== JK ==
// alu_top
module alu_top (
    input             clk,
    input      [7:0]  a_in,
    input      [7:0]  b_in,
    input      [3:0]  command_in,
    input             oe,
    output reg [15:0] d_out
);
    reg [7:0] a_q, b_q;
    reg [3:0] cmd_q;
    reg       oe_q;
    wire [15:0] alu_out;
    always @(posedge clk) begin
        a_q   <= a_in;
        b_q   <= b_in;
        cmd_q <= command_in;
        oe_q  <= oe;
        d_out <= alu_out;
    end
    alu u_alu (.a_in(a_q), .b_in(b_q), .command_in(cmd_q), .oe(oe_q), .d_out(alu_out));
endmodule
For scale: ~1300 cells after synthesis, roughly 10000 sq um of cells after synthesis.
==> flow/config.mk <==
export PLATFORM = sky130hd
export DESIGN_NAME = alu_top
export DESIGN_NICKNAME = alu_top
export VERILOG_FILES = /design/flow/design.v
export SDC_FILE = /design/flow/constraint.sdc
export NUM_CORES = 4
export LEC_CHECK = 0
export CAP_MARGIN = 20
export CORE_MARGIN = 2
export CORE_UTILIZATION = 61
export SETUP_SLACK_MARGIN = 4.07
export SLEW_MARGIN = 20
==> flow/constraint.sdc <==
create_clock -name core_clock -period 16.0 [get_ports {clk}]
set_input_delay 3.2000 -clock core_clock [delete_from_list [all_inputs] [get_ports {clk}]]
set_output_delay 3.2000 -clock core_clock [all_outputs]
set_load 0.01 [all_outputs]
run.sh (not shown) runs the stock make flow with config.mk's settings and CLKGATE_MAP_FILE=.
JK did not make it past global routing, where a tool error ended it.
Input-level comparison between MS and JK:
- SETUP_SLACK_MARGIN no longer set, was 4.07
- CORE_UTILIZATION now 25, was 61
- the clock period (ns, I/O delays scaled along) now 23.5, was 16.0
## What came out
- MS: flow completed, timing, DRC and antenna clean
- Comparing MS and JK, the higher post-placement cell count is on MS.
- Between MS and JK, it is MS whose number of gates resized after CTS is lower, by 66.
- Die size: MS exceeds JK
- Number of instances in the synthesized netlist came out exactly the same in MS and JK.
- What MS reported for height of the chip has to be multiplied by 0.65 to get the figure for JK.
- Re post-synthesis sequential element count: no difference whatsoever between MS and JK.
- Worst setup slack before clock tree synthesis: lower on JK
Changes in AL relative to MS:
- CORE_UTILIZATION now 40, was 25
Results
Worst setup path startpoint: b_q[2] -> AL, b_q[0] -> MS. Number of rows created at floorplan: AL < MS. AL and MS ended up with nearly the same share of synthesized area spent on multiplexers.

========
alu_top again, from the RTL that the note above started with.
Design alu_top, start of the top module:
module alu_top (
    input             clk,
    input      [7:0]  a_in,
    input      [7:0]  b_in,
    input      [3:0]  command_in,
    input             oe,
    output reg [15:0] d_out
);
    reg [7:0] a_q, b_q;
    reg [3:0] cmd_q;
    reg       oe_q;
    wire [15:0] alu_out;
    always @(posedge clk) begin
        a_q   <= a_in;
        b_q   <= b_in;
        cmd_q <= command_in;
        oe_q  <= oe;
        d_out <= alu_out;
    end
    alu u_alu (.a_in(a_q), .b_in(b_q), .command_in(cmd_q), .oe(oe_q), .d_out(alu_out));
endmodule
==> flow/config.mk <==
export PLATFORM = sky130hd
export DESIGN_NAME = alu_top
export DESIGN_NICKNAME = alu_top
export VERILOG_FILES = /design/flow/design.v
export SDC_FILE = /design/flow/constraint.sdc
export NUM_CORES = 4
export LEC_CHECK = 0
export ABC_AREA = 1
export CAP_MARGIN = 5
export CELL_PAD_IN_SITES_GLOBAL_PLACEMENT = 0
export CORE_ASPECT_RATIO = 1.48
export CORE_MARGIN = 4
export CORE_UTILIZATION = 72
export GPL_ROUTABILITY_DRIVEN = 0
export PLACE_DENSITY = 0.66
export SLEW_MARGIN = 15
==> flow/constraint.sdc <==
create_clock -name core_clock -period 24.0 [get_ports {clk}]
set_input_delay 4.8000 -clock core_clock [delete_from_list [all_inputs] [get_ports {clk}]]
set_output_delay 4.8000 -clock core_clock [all_outputs]
set_load 0.01 [all_outputs]
The starting point completed, yet does not pass: setup timing.
Rerun with:
==> flow/config.mk (replaced) <==
export PLATFORM = sky130hd
export DESIGN_NAME = alu_top
export DESIGN_NICKNAME = alu_top
export VERILOG_FILES = /design/flow/design.v
export SDC_FILE = /design/flow/constraint.sdc
export NUM_CORES = 4
export LEC_CHECK = 0
export CAP_MARGIN = 5
export CORE_MARGIN = 2
export CORE_UTILIZATION = 70
export SETUP_SLACK_MARGIN = 0.51
export SLEW_MARGIN = 20
==> flow/constraint.sdc (replaced) <==
create_clock -name core_clock -period 9.45 [get_ports {clk}]
set_input_delay 1.8900 -clock core_clock [delete_from_list [all_inputs] [get_ports {clk}]]
set_output_delay 1.8900 -clock core_clock [all_outputs]
set_load 0.01 [all_outputs]
Outcome: With this change the flow never finished: it broke off in 4_1_cts. Die size fell by a few percent. Synthesized area fell by a few percent. Synthesized cell count fell by about a fifth.
Rerun with:
--- a/flow/config.mk
+++ b/flow/config.mk
@@ -8 +8 @@
-export CAP_MARGIN = 5
+export CAP_MARGIN = 40
@@ -11 +11,2 @@
-export SETUP_SLACK_MARGIN = 0.51
+export HOLD_SLACK_MARGIN = 0.29
+export SETUP_SLACK_MARGIN = 0.37
==> flow/constraint.sdc (replaced) <==
create_clock -name core_clock -period 22.4 [get_ports {clk}]
set_input_delay 4.4800 -clock core_clock [delete_from_list [all_inputs] [get_ports {clk}]]
set_output_delay 4.4800 -clock core_clock [all_outputs]
set_load 0.01 [all_outputs]
Effect: Now the flow died in 5_1_grt. Die size does not change. Area after synthesis does not change. Synthesized cell count is unchanged.
Rerun with:
--- a/flow/config.mk
+++ b/flow/config.mk
@@ -10,3 +10,2 @@
-export CORE_UTILIZATION = 70
-export HOLD_SLACK_MARGIN = 0.29
-export SETUP_SLACK_MARGIN = 0.37
+export CORE_UTILIZATION = 68
+export CTS_CLUSTER_DIAMETER = 369
@@ -13,0 +13 @@
+export TNS_END_PERCENT = 5
==> flow/constraint.sdc (replaced) <==
create_clock -name core_clock -period 22.2 [get_ports {clk}]
set_input_delay 4.4400 -clock core_clock [delete_from_list [all_inputs] [get_ports {clk}]]
set_output_delay 4.4400 -clock core_clock [all_outputs]
set_load 0.01 [all_outputs]
The changed run completed and failed the layout checks on setup timing.
Synthesized area stays the same.
Synthesized cell count stays the same.
Die area goes up by 2.8%.
Rerun with:
--- a/flow/config.mk
+++ b/flow/config.mk
@@ -10,2 +10,3 @@
-export CORE_UTILIZATION = 68
-export CTS_CLUSTER_DIAMETER = 369
+export CORE_UTILIZATION = 70
+export HOLD_SLACK_MARGIN = 0.29
+export SETUP_SLACK_MARGIN = 0.15
@@ -13 +13,0 @@
-export TNS_END_PERCENT = 5
==> flow/constraint.sdc (replaced) <==
create_clock -name core_clock -period 22.4 [get_ports {clk}]
set_input_delay 4.4800 -clock core_clock [delete_from_list [all_inputs] [get_ports {clk}]]
set_output_delay 4.4800 -clock core_clock [all_outputs]
set_load 0.01 [all_outputs]
Outcome:
- This time the run never finished: it broke off in 5_1_grt, error GRT-0232
- synthesized cell count stays the same
- area after synthesis is unchanged
- die size shrinks by 2.8%

========
alu_top again, from the RTL that the note above started with.
export LEC_CHECK = 0
export ABC_AREA = 1
export CAP_MARGIN = 15
export CORE_ASPECT_RATIO = 0.87
export CORE_MARGIN = 2
export CORE_UTILIZATION = 72
export CTS_CLUSTER_DIAMETER = 354
export CTS_CLUSTER_SIZE = 19
export SETUP_SLACK_MARGIN = 2.69
export SLEW_MARGIN = 40
create_clock -name core_clock -period 24.6 [get_ports {clk}]
The first run never finished: it broke off in global routing.
Rerun with:
- CORE_UTILIZATION: 72 -> 68
- CTS_CLUSTER_SIZE: 19 -> unset
- HOLD_SLACK_MARGIN: unset -> 0.29
- TNS_END_PERCENT: unset -> 5
Outcome: The new run ended with an error in global routing (GRT-0232); die area is higher by 5.7%; synthesized cell count stays the same; area after synthesis stays the same.

========
alu_top again, from the RTL that the note above started with.
clock: 22.2 ns
lec_check: 0
cap_margin: 40
core_margin: 2
core_utilization: 68
cts_cluster_size: 21
hold_slack_margin: 0.3
slew_margin: 20
The baseline reached the layout checks and failed them: setup timing.
Change:
--- a/flow/config.mk
+++ b/flow/config.mk
@@ -10,3 +10,2 @@
-export CORE_UTILIZATION = 68
-export CTS_CLUSTER_SIZE = 21
-export HOLD_SLACK_MARGIN = 0.3
+export CORE_UTILIZATION = 70
+export HOLD_SLACK_MARGIN = 0.29
The changed run died in 5_1_grt on GRT-0232.
Synthesized area does not change.
Die area fell by a few percent.
Synthesized cell count is unchanged.
Change:
--- a/flow/config.mk
+++ b/flow/config.mk
@@ -10,2 +10 @@
-export CORE_UTILIZATION = 70
-export HOLD_SLACK_MARGIN = 0.29
+export CORE_UTILIZATION = 65
Effect: This time the run finished with setup timing left; die area came out higher by 7.4%; synthesized area stays the same; synthesized cell count is unchanged.
Change:
--- a/flow/config.mk
+++ b/flow/config.mk
@@ -8 +8 @@
-export CAP_MARGIN = 40
+export CAP_MARGIN = 20
@@ -10 +10 @@
-export CORE_UTILIZATION = 65
+export CORE_UTILIZATION = 61
==> flow/constraint.sdc (replaced) <==
create_clock -name core_clock -period 16.0 [get_ports {clk}]
set_input_delay 3.2000 -clock core_clock [delete_from_list [all_inputs] [get_ports {clk}]]
set_output_delay 3.2000 -clock core_clock [all_outputs]
set_load 0.01 [all_outputs]
This time the run completed and failed the layout checks on capacitance limit, slew limit, setup timing.
Count of clock-buffer cells in the layout stays the same.
Non-clock buffer count is higher by 222.
Synthesized cell count does not change.
Routed wire length is higher by well over a third.
Area after synthesis is unchanged.
Fmax is lower by roughly a tenth.

========
alu_top again, from the RTL that the note above started with.
Settings: LEC_CHECK=0, CAP_MARGIN=20, CORE_ASPECT_RATIO=1.48, CORE_MARGIN=4, CORE_UTILIZATION=40, SLEW_MARGIN=15; clock period 24.0 ns.
The starting point completed with no timing, DRC or antenna violations.
Rerun with:
ABC_AREA = 1   (was unset)
CAP_MARGIN = 0   (was 20)
CORE_ASPECT_RATIO = unset   (was 1.48)
CORE_MARGIN = 2   (was 4)
CORE_UTILIZATION = 70   (was 40)
CTS_CLUSTER_DIAMETER = 102   (was unset)
CTS_CLUSTER_SIZE = 11   (was unset)
GPL_TIMING_DRIVEN = 0   (was unset)
MIN_ROUTING_LAYER = met2   (was unset)
SETUP_SLACK_MARGIN = 0.1   (was unset)
SLEW_MARGIN = 20   (was 15)
Result: The changed run aborted during global routing on GRT-0232. Die area is lower by 43%. Area after synthesis increases by 2.5%. Synthesized cell count rose by 22%.
Rerun with:
ABC_AREA = unset   (was 1)
CAP_MARGIN = 20   (was 0)
CELL_PAD_IN_SITES_GLOBAL_PLACEMENT = 3   (was unset)
CORE_MARGIN = 7   (was 2)
CORE_UTILIZATION = 40   (was 70)
CTS_CLUSTER_DIAMETER = 307   (was 102)
CTS_CLUSTER_SIZE = 47   (was 11)
GPL_TIMING_DRIVEN = unset   (was 0)
MIN_ROUTING_LAYER = unset   (was met2)
PLACE_DENSITY_LB_ADDON = 0.06   (was unset)
SETUP_SLACK_MARGIN = -2.0   (was 0.1)
SLEW_MARGIN = 0   (was 20)
TNS_END_PERCENT = 10   (was unset)
- This time the run produced a layout that fails on setup timing
- area after synthesis went down by a few percent
- synthesized cell count went down by about a fifth
- die area went up by well over a third
Rerun with:
ABC_AREA = 1   (was unset)
CAP_MARGIN = 0   (was 20)
CELL_PAD_IN_SITES_GLOBAL_PLACEMENT = unset   (was 3)
CORE_MARGIN = 2   (was 7)
CORE_UTILIZATION = 70   (was 40)
CTS_CLUSTER_DIAMETER = 102   (was 307)
CTS_CLUSTER_SIZE = 11   (was 47)
PLACE_DENSITY_LB_ADDON = unset   (was 0.06)
SETUP_SLACK_MARGIN = 0.1   (was -2.0)
SLEW_MARGIN = 20   (was 0)
TNS_END_PERCENT = unset   (was 10)
=> The new run completed and failed the layout checks on setup timing. Routed wire length rose by 5.8%. Cell count rose by 10%. Die size fell by 47%. Synthesized cell count rose by 22%. Maximum frequency hardly moves. Clock-buffer cell count rose by 1. Setup slack degrades by 7.3 ps. Global-route usage rose by 16 points. Area after synthesis rose by 2.5%.
